==> v17 <==
==> flow/design.v <==
/*verilator lint_off UNUSEDSIGNAL*/
/*verilator lint_off MULTITOP*/
/*verilator lint_off WIDTH*//*verilator lint_off LATCH*/
module fadd_sub(
  input logic        clk_i,
  input logic [31:0] operand_a,
  input logic [31:0] operand_b,
  output logic[31:0] result_o
);
  logic [7:0]  a_exponent, b_exponent;             
  logic [7:0]  result_exponent;
  logic [23:0] a_mantissa, b_mantissa;             
  logic [24:0] result_mantissa;
  logic        a_sign, b_sign, result_sign;        
  logic [23:0] tmp_mantissa;
  logic [7:0]  in_e, out_e;
  logic [24:0] in_m, out_m;
  logic [7:0]  diff;
always_ff@(posedge(clk_i))
begin
  a_sign <= operand_a[31];
  b_sign <= operand_b[31];
  if(operand_a[30:23]==0)
    begin
      a_exponent <= (operand_a[22:0] != 0)? 8'b00000001 : 8'b00000000;
      a_mantissa <= {1'b0,operand_a[22:0]};
    end
  else
    begin
      a_exponent <= operand_a[30:23];
      a_mantissa <= {1'b1,operand_a[22:0]};
    end
  if(operand_b[30:23]==0)
    begin
      b_exponent <= (operand_b[22:0] != 0)? 8'b00000001 : 8'b00000000;
      b_mantissa <= {1'b0,operand_b[22:0]};
    end
  else
    begin
      b_exponent <= operand_b[30:23];
      b_mantissa <= {1'b1,operand_b[22:0]};
    end
end
always_comb
begin
  diff         = 8'd0;
  tmp_mantissa = 24'd0;
  if(a_exponent == b_exponent)
    begin
      result_exponent = a_exponent;
      if(a_sign == b_sign)                                                     
        begin
          result_sign           = a_sign;
          result_mantissa       = a_mantissa + b_mantissa;
        end
      else                                                                    
        begin
          if(a_mantissa > b_mantissa)
            begin
              result_sign     = a_sign;
              result_mantissa = a_mantissa - b_mantissa;
            end
          else
            begin
              result_sign     = b_sign;
              result_mantissa = b_mantissa - a_mantissa;
            end
        end
    end
  else                                                                               
    begin
      if(a_exponent > b_exponent)
        begin
          result_sign     = a_sign;
          result_exponent = a_exponent;
          diff            = a_exponent - b_exponent;
          tmp_mantissa    = b_mantissa >> diff;
          if(a_sign == b_sign)
            result_mantissa = a_mantissa + tmp_mantissa;
          else
            result_mantissa = a_mantissa - tmp_mantissa;
        end
      else
        begin
          result_sign      = b_sign;
          result_exponent  = b_exponent;
          diff             = b_exponent - a_exponent;
          tmp_mantissa     = a_mantissa >> diff;
          if(a_sign == b_sign)
            result_mantissa  = b_mantissa + tmp_mantissa;
          else
            result_mantissa  = b_mantissa - tmp_mantissa;
        end
    end
  if(result_mantissa[24]==1)
    begin
      result_exponent = result_exponent + 8'd1;
      result_mantissa = result_mantissa >> 1;
    end
  result_o = {result_sign, result_exponent, result_mantissa[22:0]};
end
endmodule
==> flow/run.sh <==
#!/bin/bash
# the make line also repeats each setting of config.mk as NAME=value (left out here)
make -C /OpenROAD-flow-scripts/flow DESIGN_CONFIG=/design/flow/config.mk WORK_HOME=/design/flow/orfs CLKGATE_MAP_FILE= finish
==> flow/config.mk <==
export PLATFORM = sky130hd
export DESIGN_NAME = fadd_sub
export DESIGN_NICKNAME = fadd_sub
export VERILOG_FILES = /design/flow/design.v
export SDC_FILE = /design/flow/constraint.sdc
export NUM_CORES = 4
export LEC_CHECK = 0
export CAP_MARGIN = 15
export CORE_MARGIN = 6
export CORE_UTILIZATION = 43
export CTS_CLUSTER_DIAMETER = 179
export CTS_CLUSTER_SIZE = 99
export MAX_ROUTING_LAYER = met5
export PLACE_DENSITY = 0.61
export SETUP_SLACK_MARGIN = -1.04
export SLEW_MARGIN = 35
export TNS_END_PERCENT = 10
==> flow/constraint.sdc <==
create_clock -name core_clock -period 14.7 [get_ports {clk_i}]
set_input_delay 2.9400 -clock core_clock [delete_from_list [all_inputs] [get_ports {clk_i}]]
set_output_delay 2.9400 -clock core_clock [all_outputs]
set_load 0.01 [all_outputs]
==> v28: changes against v17 <==
Settings changed: CORE_MARGIN 6 to 2, CORE_UTILIZATION 43 to 72, CTS_CLUSTER_DIAMETER 179 to 381, CTS_CLUSTER_SIZE 99 to 36, PLACE_DENSITY 0.61 to unset, PLACE_DENSITY_LB_ADDON set to 0.01, SETUP_SLACK_MARGIN -1.04 to 2.54, TNS_END_PERCENT 10 to 95.
==> flow/constraint.sdc (replaced) <==
create_clock -name core_clock -period 9.66 [get_ports {clk_i}]
set_input_delay 1.9320 -clock core_clock [delete_from_list [all_inputs] [get_ports {clk_i}]]
set_output_delay 1.9320 -clock core_clock [all_outputs]
set_load 0.01 [all_outputs]
==> comparison <==
- v28 never finished: it broke off in global routing. v17 completed without violations.
- In area after synthesis, v17 and v28 do not differ.
- In synthesized cell count, v28 and v17 do not differ.
- In v17 the die size is larger than in v28, by about 80%.
==> figures <==
| metric | v28 | v17 |
|---|---|---|
| Result of the run | aborted with a tool error | timing/DRC/antenna clean |
| Stage where the flow stopped | global routing | - |
| Count of cells resized by post-cts repair | 196 | 0 |
| Post-detail-place hpwl | 31,100 um | 30,900 um |
| Mapped Avg Cell Area | 7.43 um2 | 7.43 um2 |
| Top-level I/O count | 97 | 97 |
| DP Area | 0.0122 mm2 | 0.0115 mm2 |
| Chip area | 0.0154 mm2 | 0.0281 mm2 |
| Initial core utilization | 74.4% | 44.1% |
| Y dimension of the die | 124 um | 168 um |
| Synth flops | 66 | 66 |
| Placement Rows | 43 | 56 |
| Floorplan die width | 124 um | 168 um |
| Buffers inserted by post-CTS timing repair | 50 | 0 |
| Core Area | 0.0140 mm2 | 0.0236 mm2 |
| Gp weighted congestion | 1.20 | 1.01 |
| Number of cells in the design after placement | 1,682 | 1,748 |
| Pre-CTS setup slack | -0.376 ns | 2.29 ns |


==> 02-13 <==
RTL: the design.v shown in full above, as it stands there.
Settings: LEC_CHECK=0, ABC_AREA=1, CAP_MARGIN=20, CORE_MARGIN=2, CORE_UTILIZATION=72, CTS_CLUSTER_DIAMETER=358, CTS_CLUSTER_SIZE=95, PLACE_DENSITY=0.37, SLEW_MARGIN=20, TNS_END_PERCENT=15; clock period 3.69 ns.
run.sh (not shown) runs the stock make flow with config.mk's settings and CLKGATE_MAP_FILE=.
==> 02-20: changes against 02-13 <==
- CORE_MARGIN: 2 -> 3
- CORE_UTILIZATION: 72 -> 40
- CTS_CLUSTER_DIAMETER: 358 -> not set
- CTS_CLUSTER_SIZE: 95 -> not set
- MIN_ROUTING_LAYER: not set -> met2
- PLACE_DENSITY: 0.37 -> not set
- TNS_END_PERCENT: 15 -> not set
==> flow/constraint.sdc (replaced) <==
create_clock -name core_clock -period 12.0 [get_ports {clk_i}]
set_input_delay 2.4000 -clock core_clock [delete_from_list [all_inputs] [get_ports {clk_i}]]
set_output_delay 2.4000 -clock core_clock [all_outputs]
set_load 0.01 [all_outputs]
==> qor summary <==
| item | 02-13 | 02-20 |
|---|---|---|
| Result of the run | did not finish | timing/DRC/antenna clean |
| Last stage reached | 3_5_place_dp | - |
| Std-Cell Rows | 45 | 60 |
| Post-synth net total | 2,122 | 2,122 |
| Chip height | 128.7 um | 173.3 um |
| Unique masters post-synth | 51 | 51 |
| Mux frac, synth | 0.08941% | 0.08941% |
| Sequential share of the synthesized area | 11.80% | 11.80% |
| Top cell type by total area after synthesis | nand2_1 | nand2_1 |
| Count of flip-flops with a built-in enable after synthesis | 0 | 0 |
| Initial core utilization | 73.65% | 41.08% |
| Core Area | 15,200 sq um | 27,250 sq um |
| Routability congestion estimate | 1.104 | 1.028 |
| Ys async rst share | 0% | 0% |
| Area share of the largest cell type after synthesis | 19.78% | 19.78% |
| Die outline width | 128.7 um | 173.3 um |
| Yosys Chip Area | 11,200 sq um | 11,200 sq um |
| Basic Gates by Area | 37.46% | 37.46% |
| Synthesized registers | 66 | 66 |
| # Cells Yosys | 1,938 | 1,938 |
| AO/OA Area Share | 16.76% | 16.76% |
| Post-Synthesis Mean Instance Area | 5.777 sq um | 5.777 sq um |
| Die ar. | 16,560 sq um | 30,030 sq um |
| Most common cell in the netlist | nand2_1 | nand2_1 |
| Fa+ha+maj area frac | 13.70% | 13.70% |


==> run a: inputs <==
RTL: the design.v shown in full above, as it stands there.
Settings: LEC_CHECK=0, CAP_MARGIN=15, CORE_MARGIN=2, CORE_UTILIZATION=72, CTS_CLUSTER_DIAMETER=45, CTS_CLUSTER_SIZE=62, MAX_ROUTING_LAYER=met5, PLACE_DENSITY=0.35, SETUP_SLACK_MARGIN=-0.12, SLEW_MARGIN=35, TNS_END_PERCENT=95; clock period 9.84 ns.
==> run b (differences from run a) <==
==> flow/config.mk (replaced) <==
export PLATFORM = sky130hd
export DESIGN_NAME = fadd_sub
export DESIGN_NICKNAME = fadd_sub
export VERILOG_FILES = /design/flow/design.v
export SDC_FILE = /design/flow/constraint.sdc
export NUM_CORES = 4
export LEC_CHECK = 0
export CAP_MARGIN = 15
export CORE_MARGIN = 10
export CORE_UTILIZATION = 66
export CTS_CLUSTER_DIAMETER = 166
export CTS_CLUSTER_SIZE = 99
export MAX_ROUTING_LAYER = met5
export PLACE_DENSITY = 0.61
export SETUP_SLACK_MARGIN = -1.04
export SLEW_MARGIN = 35
export TNS_END_PERCENT = 10
==> flow/constraint.sdc (replaced) <==
create_clock -name core_clock -period 14.7 [get_ports {clk_i}]
set_input_delay 2.9400 -clock core_clock [delete_from_list [all_inputs] [get_ports {clk_i}]]
set_output_delay 2.9400 -clock core_clock [all_outputs]
set_load 0.01 [all_outputs]
==> run c (differences from run a) <==
==> flow/config.mk (replaced) <==
export PLATFORM = sky130hd
export DESIGN_NAME = fadd_sub
export DESIGN_NICKNAME = fadd_sub
export VERILOG_FILES = /design/flow/design.v
export SDC_FILE = /design/flow/constraint.sdc
export NUM_CORES = 4
export LEC_CHECK = 0
export CAP_MARGIN = 20
export CELL_PAD_IN_SITES_GLOBAL_PLACEMENT = 1
export CORE_MARGIN = 2
export CORE_UTILIZATION = 43
export SLEW_MARGIN = 20
==> flow/constraint.sdc (replaced) <==
create_clock -name core_clock -period 12.0 [get_ports {clk_i}]
set_input_delay 2.4000 -clock core_clock [delete_from_list [all_inputs] [get_ports {clk_i}]]
set_output_delay 2.4000 -clock core_clock [all_outputs]
set_load 0.01 [all_outputs]
==> qor summary <==
metric	run c	run a	run b
Storage cell area	0.001321 sq mm	-	0.001321 sq mm
Post-DR vias/cell	6.091	-	7.001
Final cell area excluding filler cells	0.01201 sq mm	-	0.01169 sq mm
Post-detail-place hpwl	32720 um	30300 um	30730 um
Count of non-CTS inverters in the layout	115	-	115
Area-dominant cell class after layout	logic gates	-	logic gates
Number of placed cells counting well taps	1759	1694	1641
Critical Path Source Type	register	-	register
Hold path depth	1	-	1
DRC Markers	0	-	0
Switching pwr	1159 uW	-	965.4 uW
WHS	2493 ps	-	3030 ps
Internal Dissipation	1241 uW	-	993.8 uW
Max Cap Violations	0	-	0
Result of the run	complete, no violations	stopped before the end	complete, no violations
Stage where the flow stopped	-	5_1_grt	-
No activity file was given, so power comes from the tool's default toggle rates.
